Setup of old:
==> flow/design.v (excerpt) <==
module core(input wire I_clk, 
    input wire I_reset,
    input wire I_irq_active,
    input wire MEM_ready,
    input wire[15:0] MEM_data_in, 
    input wire MEM_data_ready,
    output reg O_irq_ack,
    output reg MEM_exec, 
    output reg MEM_write,
    output reg[1:0] MEM_size, 
    output reg[15:0] MEM_addr, 
    output reg[15:0] MEM_data_out);
clock: 9.51 ns
lec_check: 0
abc_area: 1
cap_margin: 35
cell_pad_in_sites_detail_placement: 2
cell_pad_in_sites_global_placement: 2
core_aspect_ratio: 0.52
core_margin: 3
core_utilization: 21
cts_cluster_size: 72
hold_slack_margin: 0.08
min_routing_layer: met2
slew_margin: 25
run.sh (not shown) runs the stock make flow with config.mk's settings and CLKGATE_MAP_FILE=.
#### Input delta (new over old)
- SETUP_SLACK_MARGIN newly set to 0.97
- CELL_PAD_IN_SITES_DETAIL_PLACEMENT removed (was 2)
- CELL_PAD_IN_SITES_GLOBAL_PLACEMENT removed (was 2)
- CORE_ASPECT_RATIO removed (was 0.52)
- SLEW_MARGIN changed from 25 to 20
- HOLD_SLACK_MARGIN removed (was 0.08)
- CTS_CLUSTER_DIAMETER newly set to 211
- CORE_UTILIZATION changed from 21 to 65
- CTS_CLUSTER_SIZE changed from 72 to 42
- ABC_AREA removed (was 1)
- MIN_ROUTING_LAYER removed (was met2)
- CAP_MARGIN changed from 35 to 20
- CORE_MARGIN changed from 3 to 2
- the clock period (ns, I/O delays scaled along) changed from 9.51 to 3.22
[summary]
- What ended new was a tool error in 5_1_grt; the run never finished.
- Looking at area after synthesis across old and new, the one that comes out higher is old.
- [new vs old] die height: lower in new
- Unique cell type count in the Yosys netlist was lower in the run labelled old.
- Changes observed in new relative to old: number of gates resized after CTS now sits higher; synthesized cell count now sits lower.

## JK
Starting RTL as in the previous note.
Settings: LEC_CHECK=0, CAP_MARGIN=10, CELL_PAD_IN_SITES_DETAIL_PLACEMENT=0, CORE_ASPECT_RATIO=0.58, CORE_MARGIN=5, CORE_UTILIZATION=25, CTS_CLUSTER_DIAMETER=158, CTS_CLUSTER_SIZE=93, GPL_ROUTABILITY_DRIVEN=0, GPL_TIMING_DRIVEN=1, MAX_ROUTING_LAYER=met4, MIN_ROUTING_LAYER=met2, PLACE_DENSITY_LB_ADDON=0.14, SETUP_SLACK_MARGIN=0.79, SLEW_MARGIN=20; clock period 6.04 ns.
JK | ERROR | global routing (5_1_grt)
Input-level comparison between MS and JK:
Settings: GPL_TIMING_DRIVEN removed (was 1); MIN_ROUTING_LAYER removed (was met2); CORE_MARGIN changed from 5 to 2; SETUP_SLACK_MARGIN removed (was 0.79); PLACE_DENSITY_LB_ADDON removed (was 0.14); GPL_ROUTABILITY_DRIVEN removed (was 0); CORE_ASPECT_RATIO removed (was 0.58); CAP_MARGIN changed from 10 to 20; MAX_ROUTING_LAYER removed (was met4); CTS_CLUSTER_SIZE removed (was 93); CELL_PAD_IN_SITES_DETAIL_PLACEMENT removed (was 0); CTS_CLUSTER_DIAMETER removed (was 158); CORE_UTILIZATION changed from 25 to 40; the clock period (ns, I/O delays scaled along) changed from 6.04 to 7.0.
Findings:
- MS | stages: all done | timing, DRC, antenna: all pass
- MS has half-perimeter wire length of the detailed placement result below what JK had.
- MS: starting density of the core 15 points above JK
- MS vs JK: number of standard-cell rows in the floorplan up by a few percent
- Diff JK -> MS: number of cells upsized or downsized after cts decreased by 1 relative to the old numbers, post-synthesis cell count from yosys closely matched the old numbers.
- The die outline width in JK is 1.7 times that in MS.
- Compared with JK, MS shows pre-CTS setup slack higher by 0.69 ns.
- Compared with JK, MS improves die area.
- Compared with JK, in MS post-synthesis cell type count shows no meaningful change, total CTS buffers shows an increase of 23, cell area after placement shows a reduction of about 3%.
## Diff of input files: AL against MS
Settings: a change of CORE_UTILIZATION from 40 to 69; a change of the clock period (ns, I/O delays scaled along) from 7.0 to 5.3.
Results
- Routed length on met1 ends up higher on MS.
- Row worst endpoint required time: AL lower / MS higher
- As of AL, design area had fallen slightly compared to MS.
- Setup slack: AL less than MS
Edits applied to the flow inputs when going from AL to TR:
Settings: CELL_PAD_IN_SITES_DETAIL_PLACEMENT newly set to 2; ABC_AREA newly set to 1; CORE_UTILIZATION changed from 69 to 40; CORE_ASPECT_RATIO newly set to 0.52; HOLD_SLACK_MARGIN newly set to 0.08; SLEW_MARGIN changed from 20 to 25; CTS_CLUSTER_SIZE newly set to 72; CELL_PAD_IN_SITES_GLOBAL_PLACEMENT newly set to 2; CORE_MARGIN changed from 2 to 3; the clock period (ns, I/O delays scaled along) changed from 5.3 to 9.51.
--- outcome ---
- In TR the xor/xnor cell area share of the yosys netlist turned out 2.8 points lower than in AL.
- Area share of and-or/or-and cells after synthesis up 1.6 points in TR wrt AL
- Going from AL to TR, clock-buffer cell count shrinks by 20%.
- Against AL as the reference, TR delivers a higher routed wire length.
- What AL reported for count of fill cells added during filler insertion has to be multiplied by 3.1 to get the figure for TR.
- TR has more setup slack than AL.
diff inputs: TR => PW
Settings: SLEW_MARGIN changed from 25 to 20; ABC_AREA removed (was 1); CELL_PAD_IN_SITES_GLOBAL_PLACEMENT removed (was 2); SETUP_SLACK_MARGIN newly set to -0.5; CORE_UTILIZATION changed from 40 to 66; HOLD_SLACK_MARGIN removed (was 0.08); CTS_CLUSTER_SIZE removed (was 72); CELL_PAD_IN_SITES_DETAIL_PLACEMENT removed (was 2); CORE_ASPECT_RATIO removed (was 0.52); CORE_MARGIN changed from 3 to 2; the clock period (ns, I/O delays scaled along) changed from 9.51 to 5.19.
==> comparison <==
No crash in PW: every stage finished, but the layout fails its final checks due to setup timing. Per the comparison of PW with TR, overall die height went up 11 microns, filler cell count in the final layout now sits lower. Detailed-route wire length on metal 1 delta for PW relative to TR: 32 mm lower. Diff TR -> PW: share of power burned in the clock network lost 3.4 points; final wirelength dropped about 35%; number of buffers and inverters on the critical path went down by 2; core utilization of the finished layout went up 27 points. A critical path capture point of MEM_data_out[3] is what PW shows, while MEM_addr[4] belongs to TR. Looking at gate count of the mapped netlist, PW sits below TR.

Starting RTL as in the previous note.
export LEC_CHECK = 0
export ABC_AREA = 1
export CAP_MARGIN = 20
export CORE_MARGIN = 2
export CORE_UTILIZATION = 69
export SLEW_MARGIN = 20
create_clock -name core_clock -period 6.49 [get_ports {I_clk}]
The baseline completed without violations.
Then changed:
--- a/flow/config.mk
+++ b/flow/config.mk
@@ -6,7 +6,9 @@
 export NUM_CORES = 4
 export LEC_CHECK = 0
-export ABC_AREA = 1
 export CAP_MARGIN = 20
 export CORE_MARGIN = 2
-export CORE_UTILIZATION = 69
+export CORE_UTILIZATION = 57
+export CTS_CLUSTER_DIAMETER = 29
+export CTS_CLUSTER_SIZE = 42
+export SETUP_SLACK_MARGIN = 0.81
 export SLEW_MARGIN = 20
==> flow/constraint.sdc (replaced) <==
create_clock -name core_clock -period 3.18 [get_ports {I_clk}]
set_input_delay 0.6360 -clock core_clock [delete_from_list [all_inputs] [get_ports {I_clk}]]
set_output_delay 0.6360 -clock core_clock [all_outputs]
set_load 0.01 [all_outputs]
This time the run stopped in global routing.
Die size rises by about a fifth.
Area after synthesis falls slightly.
Synthesized cell count falls by a quarter to a third.
Then changed:
--- a/flow/config.mk
+++ b/flow/config.mk
@@ -8,7 +8,4 @@
 export CAP_MARGIN = 20
 export CORE_MARGIN = 2
-export CORE_UTILIZATION = 57
-export CTS_CLUSTER_DIAMETER = 29
-export CTS_CLUSTER_SIZE = 42
-export SETUP_SLACK_MARGIN = 0.81
+export CORE_UTILIZATION = 40
 export SLEW_MARGIN = 20
==> flow/constraint.sdc (replaced) <==
create_clock -name core_clock -period 7.08 [get_ports {I_clk}]
set_input_delay 1.4160 -clock core_clock [delete_from_list [all_inputs] [get_ports {I_clk}]]
set_output_delay 1.4160 -clock core_clock [all_outputs]
set_load 0.01 [all_outputs]
The new run finished clean.
Synthesized area is unchanged.
Die size came out higher by 42%.
Synthesized cell count is unchanged.
Power is estimated from default activity; no workload was simulated.
